==> flow/design.v <==
module cordic_magphase #(
    parameter integer INPUT_WIDTH      = 16,
    parameter integer INT_WIDTH        = 32,
    parameter integer ITERATIONS       = 32,
    parameter integer GAIN_FRAC_BITS   = 28,
    parameter integer OUTPUT_FRAC_BITS = 14
) (
    input  wire                          clk,
    input  wire                          rst_n,
    input  wire                          start,
    input  wire signed [INPUT_WIDTH-1:0] x_in,
    input  wire signed [INPUT_WIDTH-1:0] y_in,
    output reg                           busy,
    output reg                           done,
    output reg  signed [INT_WIDTH-1:0]   magnitude,
    output reg  signed [INT_WIDTH-1:0]   phase
);
    localparam IDLE         = 2'd0;
    localparam ITERATE      = 2'd1;
    localparam POST_PROCESS = 2'd2;
    localparam DONE_STATE   = 2'd3;
    reg [1:0] state, state_next;
    reg signed [INT_WIDTH-1:0] x_reg, y_reg, x_next, y_next;
    reg signed [INT_WIDTH-1:0] z_reg, z_next;
    reg [5:0]                  iter_cnt, iter_cnt_next;
    reg signed [1:0] pi_correction, pi_correction_next;  
    localparam [31:0] PI_CONST32    = 32'h3243F6A8;  
    localparam [31:0] TWOPI_CONST32 = 32'h6487ED51;  
    localparam [31:0] K_INV32       = 32'd162600000;
    localparam signed [INT_WIDTH-1:0] PI_CONST    = {{(INT_WIDTH-32){PI_CONST32[31]}}, PI_CONST32};
    localparam signed [INT_WIDTH-1:0] TWOPI_CONST = {{(INT_WIDTH-32){TWOPI_CONST32[31]}}, TWOPI_CONST32};
    localparam signed [INT_WIDTH-1:0] K_INV       = {{(INT_WIDTH-32){K_INV32[31]}}, K_INV32};
    function signed [31:0] atan_lut;
        input [4:0] idx;
        begin
            case (idx)
                4'd0:  atan_lut = 32'sh0C90FDAA;
                4'd1:  atan_lut = 32'sh076B19C1;
                4'd2:  atan_lut = 32'sh03EB6EBF;
                4'd3:  atan_lut = 32'sh01FD5BA9;
                4'd4:  atan_lut = 32'sh00FFAAE0;
                4'd5:  atan_lut = 32'sh007FF55B;
                4'd6:  atan_lut = 32'sh003FFEA8;
                4'd7:  atan_lut = 32'sh001FFFDA;
                4'd8:  atan_lut = 32'sh000FFFEF;
                4'd9:  atan_lut = 32'sh0007FFFF;
                4'd10: atan_lut = 32'sh0003FFFF;
                4'd11: atan_lut = 32'sh0001FFFF;
                4'd12: atan_lut = 32'sh0000FFFF;
                4'd13: atan_lut = 32'sh00007FFF;
                4'd14: atan_lut = 32'sh00003FFF;
                4'd15: atan_lut = 32'sh00001FFF;  
                5'd16: atan_lut = 32'sh00000FFF;  
                5'd17: atan_lut = 32'sh000007FF;  
                5'd18: atan_lut = 32'sh000003FF;  
                5'd19: atan_lut = 32'sh000001FF;  
                5'd20: atan_lut = 32'sh000000FF;  
                5'd21: atan_lut = 32'sh0000007F;  
                5'd22: atan_lut = 32'sh0000003F;  
                5'd23: atan_lut = 32'sh0000001F;  
                5'd24: atan_lut = 32'sh0000000F;  
                5'd25: atan_lut = 32'sh00000007;  
                5'd26: atan_lut = 32'sh00000003;  
                5'd27: atan_lut = 32'sh00000001;  
                default: atan_lut = 32'sh00000000;  
            endcase
        end
    endfunction
    wire signed [47:0] mag_prod = x_reg * K_INV;  
    wire signed [INT_WIDTH-1:0] mag_corr = mag_prod >>> GAIN_FRAC_BITS;
    reg  signed [INT_WIDTH-1:0] phase_tmp;
    always @(posedge clk or negedge rst_n) begin
        if (!rst_n) begin
            state     <= IDLE;
            busy      <= 1'b0;
            done      <= 1'b0;
            x_reg     <= 0;
            y_reg     <= 0;
            z_reg     <= 0;
            iter_cnt  <= 0;
            magnitude <= 0;
            phase     <= 0;
            pi_correction <= 2'sd0;
        end else begin
            state    <= state_next;
            x_reg    <= x_next;
            y_reg    <= y_next;
            z_reg    <= z_next;
            iter_cnt <= iter_cnt_next;
            pi_correction <= pi_correction_next;
            busy     <= (state_next != IDLE) && (state_next != DONE_STATE);
            done     <= (state_next == DONE_STATE);
            if (state_next == DONE_STATE) begin
                magnitude <= ((mag_corr < 0) ? -mag_corr : mag_corr) << OUTPUT_FRAC_BITS;
                case (pi_correction)
                    -2'sd1: phase_tmp = z_next - PI_CONST;
                    2'sd0:  phase_tmp = z_next;
                    default: phase_tmp = z_next + PI_CONST;
                endcase
                if (phase_tmp > PI_CONST)
                    phase_tmp = phase_tmp - TWOPI_CONST;
                else if (phase_tmp < -PI_CONST)
                    phase_tmp = phase_tmp + TWOPI_CONST;
                phase <= phase_tmp;
            end
        end
    end
    always @* begin
        state_next          = state;
        x_next              = x_reg;
        y_next              = y_reg;
        z_next              = z_reg;
        iter_cnt_next       = iter_cnt;
        pi_correction_next  = pi_correction;
        case (state)
            IDLE, DONE_STATE: begin
                if (start) begin
                    x_next = {{(INT_WIDTH-INPUT_WIDTH){x_in[INPUT_WIDTH-1]}}, x_in};
                    y_next = {{(INT_WIDTH-INPUT_WIDTH){y_in[INPUT_WIDTH-1]}}, y_in};
                    if (x_next < 0) begin
                        x_next = -x_next;
                        y_next = -y_next;
                        pi_correction_next = (y_next >= 0) ? 2'sd1 : -2'sd1;
                    end else begin
                        pi_correction_next = 2'sd0;
                    end
                    z_next        = 0;
                    iter_cnt_next = 0;
                    state_next    = ITERATE;
                end else begin
                    state_next    = IDLE;
                end
            end
            ITERATE: begin
                if (iter_cnt < ITERATIONS) begin
                    if (y_reg >= 0) begin
                        x_next = x_reg + (y_reg >>> iter_cnt);
                        y_next = y_reg - (x_reg >>> iter_cnt);
                        z_next = z_reg + atan_lut(iter_cnt[4:0]);
                    end else begin
                        x_next = x_reg - (y_reg >>> iter_cnt);
                        y_next = y_reg + (x_reg >>> iter_cnt);
                        z_next = z_reg - atan_lut(iter_cnt[4:0]);
                    end
                    iter_cnt_next = iter_cnt + 1'b1;
                    if (iter_cnt == ITERATIONS-1)
                        state_next = POST_PROCESS;
                end else begin
                    state_next = POST_PROCESS;
                end
            end
            POST_PROCESS: begin
                state_next = DONE_STATE;
            end
            default: state_next = IDLE;
        endcase
    end
endmodule
make LEC_CHECK=0 CAP_MARGIN=20 CORE_MARGIN=2 CORE_UTILIZATION=65 SETUP_SLACK_MARGIN=0.93 SLEW_MARGIN=20 finish   # period 7.47 ns
run.sh (not shown) runs the stock make flow with config.mk's settings and CLKGATE_MAP_FILE=.
The starting point finished but failed the layout checks on setup timing.
Change:
ABC_AREA = 1   (was not set)
CORE_UTILIZATION = 72   (was 65)
PLACE_DENSITY = 0.42   (was not set)
SETUP_SLACK_MARGIN = not set   (was 0.93)
TNS_END_PERCENT = 20   (was not set)
clock period = 8.03 ns   (was 7.47 ns; I/O delays follow)
Result:
- This time the run passed the timing, design-rule and antenna checks
- clock skew drops by 0.0068 ns
- cell count climbs by 27%
- hold slack got worse by 0.015 ns
- maximum frequency climbs by 11%
Change:
ABC_AREA = not set   (was 1)
CORE_UTILIZATION = 51   (was 72)
CTS_CLUSTER_SIZE = 100   (was not set)
PLACE_DENSITY = not set   (was 0.42)
TNS_END_PERCENT = not set   (was 20)
clock period = 18.8 ns   (was 8.03 ns; I/O delays follow)
=> Die area is higher by 29%. Clock skew goes up by 0.011 ns. Synthesized cell count decreases by 29%. Via count shrinks by about 22%. Wire length decreases by about 8%. Worst setup slack improved by 8.2 ns.
Change:
ABC_AREA = 0   (was not set)
CELL_PAD_IN_SITES_GLOBAL_PLACEMENT = 1   (was not set)
CORE_UTILIZATION = 33   (was 51)
CTS_CLUSTER_DIAMETER = 360   (was not set)
PLACE_DENSITY = 0.95   (was not set)
TNS_END_PERCENT = 20   (was not set)
clock period = 20.0 ns   (was 18.8 ns; I/O delays follow)
After rerunning:
- The new run passed the timing, design-rule and antenna checks
- first-iteration DRC count increases by 26%
- critical path depth decreases by 17
- setup slack gains 1.1 ns
Change:
ABC_AREA = not set   (was 0)
CAP_MARGIN = 5   (was 20)
CELL_PAD_IN_SITES_GLOBAL_PLACEMENT = 3   (was 1)
CORE_UTILIZATION = 40   (was 33)
CTS_CLUSTER_DIAMETER = not set   (was 360)
CTS_CLUSTER_SIZE = 94   (was 100)
GPL_TIMING_DRIVEN = 0   (was not set)
MAX_ROUTING_LAYER = met4   (was not set)
PLACE_DENSITY = not set   (was 0.95)
PLACE_DENSITY_LB_ADDON = 0.1   (was not set)
SETUP_SLACK_MARGIN = 2.19   (was not set)
TNS_END_PERCENT = 75   (was 20)
After rerunning:
- worst hold slack is worse by 0.060 ns
- cell count shrinks by 1.5%
- setup slack is worse by 2.3 ns
- area after synthesis is unchanged
- utilization grows by 8.0 points
- via count grows by 4.0%
- clock skew grows by 0.013 ns
- global-route usage grows by 13 points
Change:
CAP_MARGIN = 25   (was 5)
CORE_UTILIZATION = 23   (was 40)
CTS_CLUSTER_DIAMETER = 243   (was not set)
CTS_CLUSTER_SIZE = 88   (was 94)
PLACE_DENSITY_LB_ADDON = not set   (was 0.1)
SETUP_SLACK_MARGIN = not set   (was 2.19)
SLEW_MARGIN = 5   (was 20)
TNS_END_PERCENT = not set   (was 75)
clock period = 11.1 ns   (was 20.0 ns; I/O delays follow)
What happened: The new run completed with no timing, DRC or antenna violations; worst setup slack is worse by 7.1 ns; hold slack loses 0.0052 ns; via count drops by 2.8%; global-route usage goes down by 12 points.

// cordic_magphase: RTL as listed in full above, without the edits since
clock: 6.44 ns
lec_check: 0
abc_area: 1
cap_margin: 0
cell_pad_in_sites_detail_placement: 2
cell_pad_in_sites_global_placement: 0
core_aspect_ratio: 0.73
core_margin: 10
core_utilization: 71
cts_cluster_diameter: 112
max_routing_layer: met5
min_routing_layer: met2
place_density_lb_addon: 0.11
setup_slack_margin: 0.49
slew_margin: 20
tns_end_percent: 80
The baseline failed in 3_5_place_dp.
Edit:
- CELL_PAD_IN_SITES_GLOBAL_PLACEMENT: 0 -> 1
- CORE_ASPECT_RATIO: 0.73 -> 0.85
- CORE_UTILIZATION: 71 -> 19
Outcome: Now the flow ran to the end with violations: negative setup slack; die size climbs to 3.4 times its value; synthesized cell count does not change; synthesized area stays the same.
Edit:
- CAP_MARGIN: 0 -> 20
- CELL_PAD_IN_SITES_DETAIL_PLACEMENT: 2 -> 0
- CELL_PAD_IN_SITES_GLOBAL_PLACEMENT: 1 -> 3
- CORE_UTILIZATION: 19 -> 39
- CTS_CLUSTER_DIAMETER: 112 -> 304
- CTS_CLUSTER_SIZE: unset -> 88
- GPL_TIMING_DRIVEN: unset -> 0
- MAX_ROUTING_LAYER: met5 -> unset
- MIN_ROUTING_LAYER: met2 -> unset
- PLACE_DENSITY_LB_ADDON: 0.11 -> unset
- SETUP_SLACK_MARGIN: 0.49 -> -0.64
- TNS_END_PERCENT: 80 -> 40
=> The changed run ran to the end with violations: negative setup slack; global-route usage rose by 0.40 points; via count came out lower by 36%; routed wire length drops by 23%; register-to-register slack got worse by 90 ps; final area is lower by 23%.
